job 9610:
## can_node
module can_node (
    input  wire        clk,
    input  wire        rst,
    input  wire        tx_sig,
    output wire        tx_can_tx,
    output wire        tx_rst_n,
    output wire        tx_led,
    output wire [14:0] tx_crc_reg,
    output wire [3:0]  tx_dlc,
    output wire [10:0] tx_id,
    output wire [3:0]  tx_current_state,
    output wire [15:0] tx_bit_counter,
    output wire [63:0] tx_data,
    output wire        tx_send_frame,
    output wire        tx_sending_frame,
    output wire        tx_idle,
    input  wire        rx_can_rx_buf,
    output wire        rx_SOF_detected,
    output wire        rx_receiving_frame,
    output wire        rx_can_rx,
    output wire [10:0] rx_id_rx,
    output wire [3:0]  rx_dlc_rx,
    output wire [63:0] rx_crc_rx,
    output wire [63:0] rx_data_rx,
    output wire [3:0]  rx_current_state,
    output wire [31:0] rx_state_ascii,
    output wire        rx_red,
    output wire        rx_green,
    output wire        rx_blue,
    output wire        rx_debug_led,
    output wire [15:0] rx_bit_counter,
    output wire        rx_frame_valid
);
Size in the first run: ~1,800 cells after synthesis, about 220 flip-flops, ~330 I/O pins, about 14,000 sq um of cells after synthesis.
Settings: LEC_CHECK=0, ABC_AREA=0, CAP_MARGIN=20, CELL_PAD_IN_SITES_GLOBAL_PLACEMENT=0, CORE_MARGIN=2, CORE_UTILIZATION=70, MAX_ROUTING_LAYER=met4, PLACE_DENSITY_LB_ADDON=0.28, SLEW_MARGIN=30; clock period 4.36 ns.
run.sh (not shown) runs the stock make flow with config.mk's settings and CLKGATE_MAP_FILE=.
Job 9610 ran in full, but the layout does not pass; the checks complain about negative setup slack.
For job 8134, these inputs were changed with respect to job 9610:
- CELL_PAD_IN_SITES_GLOBAL_PLACEMENT removed (was 0)
- CORE_UTILIZATION changed from 70 to 40
- SLEW_MARGIN changed from 30 to 20
- PLACE_DENSITY_LB_ADDON removed (was 0.28)
- MAX_ROUTING_LAYER removed (was met4)
- ABC_AREA removed (was 0)
- the clock period (ns, I/O delays scaled along) changed from 4.36 to 5.76
Having completed the whole flow, job 8134 delivered a layout that passed the timing, DRC and antenna checks. Job 8134 vs. job 9610: first-iteration DRC count fell by 60%, routed wire length shows a reduction of 13%, power consumed by combinational cells now smaller. In the tables for job 8134 and job 9610, cell count reads higher with job 8134. When job 8134 is measured against job 9610, its fraction of standard cell area that is sequential turns out 0.61 points higher.
--- input diff job 8134..job 4479 ---
- setting CTS_CLUSTER_SIZE to 33 for the first time
- setting TNS_END_PERCENT to 5 for the first time
- changing CORE_UTILIZATION from 40 to 68
- changing the clock period (ns, I/O delays scaled along) from 5.76 to 4.14
## What came out
- [flow] job 4479 | stages: complete | final checks: fail | reason: negative setup slack
- Job 4479 vs. job 8134: HPWL reported at the end of detailed placement went up, maximum number of pins on one net before global-route repair went up.
- [compare] base=job 8134 new=job 4479: power grew by 1.5 mW, via count grew by 2,273.
- Comparing job 8134 and job 4479, logic area is lower on job 8134.
- A main power-consuming group of clock is what job 8134 shows, while sequential cells belongs to job 4479.
- Taking job 8134 as the reference, in job 4479 wire length reported by the detailed router went up, critical path data arrival time down 720 ps, die boundary height decreased 43 microns.
## Diff of input files: job 2151 against job 4479
- an added CTS_CLUSTER_DIAMETER of 321
- an added PLACE_DENSITY of 0.65
- a change of CORE_UTILIZATION from 68 to 70
- a deleted CTS_CLUSTER_SIZE that had been 33
- a change of the clock period (ns, I/O delays scaled along) from 4.14 to 4.73
## What came out
- Job 2151: PASS, flow complete, no timing, DRC or antenna violations
- Between job 2151 and job 4479, it is job 2151 whose overall die height is lower, by 1.4%.
- Summary of job 2151 over job 4479: non-clock buffer instance count of the final layout fell 75; power after layout decreased 14%; smallest setup slack after layout shows an increase of 370 ps; design area lost 5.5%.
- The total negative setup slack in job 2151 sits 6140 ps above the value recorded for job 4479.
For job 2961, these inputs were changed with respect to job 2151:
- setting SETUP_SLACK_MARGIN to 1.15 for the first time
- setting CTS_CLUSTER_SIZE to 33 for the first time
- changing CTS_CLUSTER_DIAMETER from 321 to 258
- removing PLACE_DENSITY (formerly 0.65)
- changing CORE_UTILIZATION from 70 to 68
- changing the clock period (ns, I/O delays scaled along) from 4.73 to 4.14
[summary]
Job 2961 ended with less setup slack at placement than job 2151.
Delta (job 2961 minus job 2151): maximum clock insertion buffer count level; routability congestion estimate from global placement moved down; die extent in x moved up; die area moved up; vertical die dimension moved up.
Diff job 2151 -> job 2961 | initial standard-cell utilization of the core | decrease of 0.92 points
Job 2151: done, clean on timing, DRC and antenna
No final results exist for job 2961, since it was stopped by error DPL-0033 during global routing (5_1_grt).
Summary of the comparison: total placed cells including tap cells is higher in job 2961, relative to job 2151.
Sort job 2151 and job 2961 by CTS buffer count asc -> top: job 2961


## wip/harbor
can_node again, from the RTL that the note above started with.
export LEC_CHECK = 0
export ABC_AREA = 0
export CAP_MARGIN = 20
export CORE_MARGIN = 2
export CORE_UTILIZATION = 72
export PLACE_DENSITY = 0.38
export SLEW_MARGIN = 20
export TNS_END_PERCENT = 20
create_clock -name core_clock -period 4.87 [get_ports {clk}]
For wip/cedar, these inputs were changed with respect to wip/harbor:
diff --git a/flow/config.mk b/flow/config.mk
--- a/flow/config.mk
+++ b/flow/config.mk
@@ -6,9 +6,11 @@
 export NUM_CORES = 4
 export LEC_CHECK = 0
-export ABC_AREA = 0
+export ABC_AREA = 1
 export CAP_MARGIN = 20
 export CORE_MARGIN = 2
 export CORE_UTILIZATION = 72
+export CTS_CLUSTER_SIZE = 73
 export PLACE_DENSITY = 0.38
+export SETUP_SLACK_MARGIN = 1.15
 export SLEW_MARGIN = 20
 export TNS_END_PERCENT = 20
--- outcome ---
NOTE number of cells in the yosys synthesis report wip/harbor->wip/cedar increased by more than a quarter
wip/cedar vs. wip/harbor: standard-cell row count higher; synthesized chip area reported by yosys higher; die extent in y higher; count of placed standard cells including taps higher.
The log for wip/cedar ends in 5_1_grt with error GRT-0232, so the run never completed.
Of wip/cedar and wip/harbor, the run reporting the lower instance count of the mapped netlist was wip/harbor.
Starting density of the core: wip/cedar vs wip/harbor up 0.53 points
No activity file was given, so power comes from the tool's default toggle rates.
